build 45:
==> flow/design.v (excerpt) <==
module fpm(
    input [32:1] a,
    input [32:1] b,
    input clk,
    input rst,
    input in_valid,
    output  [32:1] c,
    output out_valid
    );
clock: 6.53 ns
lec_check: 0
abc_area: 1
cap_margin: 20
cell_pad_in_sites_detail_placement: 0
core_aspect_ratio: 1.04
core_margin: 2
core_utilization: 23
hold_slack_margin: 0.19
min_routing_layer: met2
place_density_lb_addon: 0.0
setup_slack_margin: -0.16
slew_margin: 30
tns_end_percent: 30
run.sh (not shown) runs the stock make flow with config.mk's settings and CLKGATE_MAP_FILE=.
What build 30 does differently from build 45 at the input level:
- removing PLACE_DENSITY_LB_ADDON (formerly 0.0)
- removing SETUP_SLACK_MARGIN (formerly -0.16)
- removing MIN_ROUTING_LAYER (formerly met2)
- changing SLEW_MARGIN from 30 to 20
- removing CELL_PAD_IN_SITES_DETAIL_PLACEMENT (formerly 0)
- setting CTS_CLUSTER_DIAMETER to 209 for the first time
- removing HOLD_SLACK_MARGIN (formerly 0.19)
- changing CORE_UTILIZATION from 23 to 66
- removing CORE_ASPECT_RATIO (formerly 1.04)
- removing TNS_END_PERCENT (formerly 30)
- removing ABC_AREA (formerly 1)
- changing the clock period (ns, I/O delays scaled along) from 6.53 to 3.94
## What came out
Global-route wire length before repair is lower on build 30. Build 30 ends up with a number of inverters outside the clock class in the layout that is 3973 lower than in build 45. Looking at met3 routing resource usage after global routing, build 30 sits below build 45. Number of standard cells in the final layout excluding fillers went down by more than a quarter going from build 45 to build 30. On build 30: overall power after layout is 50% higher than what build 45 gave. Summary of the comparison: cell area after synthesis is lower in build 30, relative to build 45.
The following lists how build 54 was set up differently from build 30:
- CTS_CLUSTER_DIAMETER now 105, was 209
- CORE_UTILIZATION now 72, was 66
- SETUP_SLACK_MARGIN now 0.76, previously not set
- ABC_AREA now 0, previously not set
- PLACE_DENSITY now 0.42, previously not set
- the clock period (ns, I/O delays scaled along) now 2.69, was 3.94
The flow completed for build 54, but it is not clean: the layout still shows negative setup slack.
Build 54 leaves less setup margin than build 30.
On tally of filler cells in the layout: build 54 sits below build 30.
Delta(count of clock-buffer cells in the layout, build 54 - build 30) > 0
Looking only at die boundary width, and setting everything else aside, the higher value of build 54 and build 30 goes to build 30.
Looking at number of cells upsized or downsized after cts, build 54 sits 407 higher than build 30 does.
Compared with build 30, in build 54 flop share of the area went down, initial antenna violation count went down, cell count went down.
Against build 30, build 54 comes in 45 points higher on post-route fraction of the period consumed by the critical path.
The following lists how build 73 was set up differently from build 54:
- changing CORE_UTILIZATION from 72 to 40
- removing CTS_CLUSTER_DIAMETER (formerly 105)
- changing ABC_AREA from 0 to 1
- removing PLACE_DENSITY (formerly 0.42)
- changing SETUP_SLACK_MARGIN from 0.76 to -0.16
- changing the clock period (ns, I/O delays scaled along) from 2.69 to 5.0
Results
Build 73 reached the final stage; the timing, DRC and antenna checks on its layout passed.
Post-placement setup slack in build 73 vs build 54: up 1.81 ns
Against build 54, build 73 reports a share of the cycle needed by the critical path after routing that is lower.
What build 73 reported for average routed wire per standard cell has to be multiplied by 1.4 to get the figure for build 54.
When build 73 is measured against build 54, its routed wire length turns out 3000 µm lower.

* * *

Starting RTL as in the previous note.
Design fpm, start of the top module:
module fpm(
    input [32:1] a,
    input [32:1] b,
    input clk,
    input rst,
    input in_valid,
    output  [32:1] c,
    output out_valid
    );
wire [33:1] w_MAN_a,w_MAN_a2;         
wire [33:1] w_MAN_b,w_MAN_b2;         
wire [8:1] exp_a,exp_b,exp_a2,exp_b2;        
wire [32:1] a1,b1,a2,b2,a3,b3;      
wire sign_a,sign_b,sign_a2,sign_b2;          
reg sign_c;
wire sign_c3;                                
reg [9:1] r_EXP_c;
wire [9:1] w_EXP_c3;                         
wire [9:1] w_EXP_cs;
wire [9:1] w_EXP_cs2;
wire [65:1] w_MAN_c;                         
wire [65:1] w_MAN_cs;
assign w_MAN_a[33]=1'b0;
assign w_MAN_b[33]=1'b0;
reg [19:1] r_VALID;
always@(posedge clk)
    if (!rst)
        r_VALID <= 0;
    else
        r_VALID <= {r_VALID[18:1],in_valid};
assign out_valid=r_VALID[19];
dff_lvl_p1 p1(a,b,rst,clk,a1,b1);
getval m0(a1,b1,w_MAN_a[32:1],w_MAN_b[32:1],exp_a,exp_b,sign_a,sign_b);           
dff_lvl_p2 p2(a1,b1,w_MAN_a,w_MAN_b,exp_a,exp_b,sign_a,sign_b,rst,clk,a2,b2,w_MAN_a2,w_MAN_b2,exp_a2,exp_b2,sign_a2,sign_b2);
always@(*)
begin
    sign_c=sign_a2^sign_b2;
    r_EXP_c=exp_a2+exp_b2-127;
end
wallace m1(w_MAN_c,w_MAN_a2,w_MAN_b2,a2,b2,r_EXP_c,sign_c,clk,rst ,a3,b3,w_EXP_c3,sign_c3 );                                              
    mux22 m2(w_MAN_c[48],w_EXP_c3,w_EXP_cs);             
    mux21 m3(w_EXP_cs,a3,b3,w_EXP_cs2);                  
    mux23 m4(w_MAN_c,a3,b3,w_MAN_cs);                    
    mux24 m5(w_MAN_c[48],w_MAN_cs,w_EXP_cs2,a3,b3,c[31:1]);    
assign c[32]=sign_c3;
endmodule
make LEC_CHECK=0 ABC_AREA=0 CAP_MARGIN=5 CELL_PAD_IN_SITES_DETAIL_PLACEMENT=1 CORE_ASPECT_RATIO=1.92 CORE_MARGIN=8 CORE_UTILIZATION=35 CTS_CLUSTER_SIZE=93 GPL_ROUTABILITY_DRIVEN=1 GPL_TIMING_DRIVEN=1 HOLD_SLACK_MARGIN=0.08 SLEW_MARGIN=0 TNS_END_PERCENT=55 finish   # period 6.36 ns
The first run completed with no timing, DRC or antenna violations.
Next try:
ABC_AREA = default   (was 0)
CAP_MARGIN = 20   (was 5)
CELL_PAD_IN_SITES_DETAIL_PLACEMENT = default   (was 1)
CORE_ASPECT_RATIO = default   (was 1.92)
CORE_MARGIN = 2   (was 8)
CORE_UTILIZATION = 72   (was 35)
CTS_CLUSTER_SIZE = default   (was 93)
GPL_ROUTABILITY_DRIVEN = default   (was 1)
GPL_TIMING_DRIVEN = default   (was 1)
HOLD_SLACK_MARGIN = default   (was 0.08)
SETUP_SLACK_MARGIN = -0.3   (was default)
SLEW_MARGIN = 20   (was 0)
TNS_END_PERCENT = default   (was 55)
clock period = 3.31 ns   (was 6.36 ns; I/O delays follow)
Result:
- The changed run finished but failed the layout checks on negative setup slack
- wire length fell by 13%
- power goes up by about 100%
- critical path depth came out higher by 1
- area after synthesis is unchanged
- core utilization came out higher by 41 points
- die area went down by 53%
- setup slack degrades by 1600 ps
- clock skew goes down by 13 ps
- synthesized cell count stays the same
Next try:
CORE_UTILIZATION = 35   (was 72)
SETUP_SLACK_MARGIN = default   (was -0.3)
clock period = 4.8 ns   (was 3.31 ns; I/O delays follow)
The changed run produced a clean layout.
Synthesized cell count does not change.
Die area grows by 100%.
Combinational power went down by 34%.
Worst setup slack improves by 530 ps.
Worst hold slack improves by 240 ps.
Sequential power shrinks by 31%.
Design area increases by 2.1%.
Critical path depth fell by 1.
Next try:
CORE_UTILIZATION = 72   (was 35)
CTS_CLUSTER_DIAMETER = 397   (was default)
clock period = 3.07 ns   (was 4.8 ns; I/O delays follow)
What happened: The changed run completed, yet does not pass: negative setup slack; wire length rises by about 3.6%; via count went up by about 4%; register-to-register slack gets worse by 1600 ps; total power goes up by 56%; setup slack is worse by 920 ps; hold slack gets worse by 320 ps; sequential share of layout area is higher by 1.1 points; combinational power grows by 73%; final area fell by about 2%; synthesized area is unchanged; clock skew grows by 13 ps.
No activity file was given, so power comes from the tool's default toggle rates.
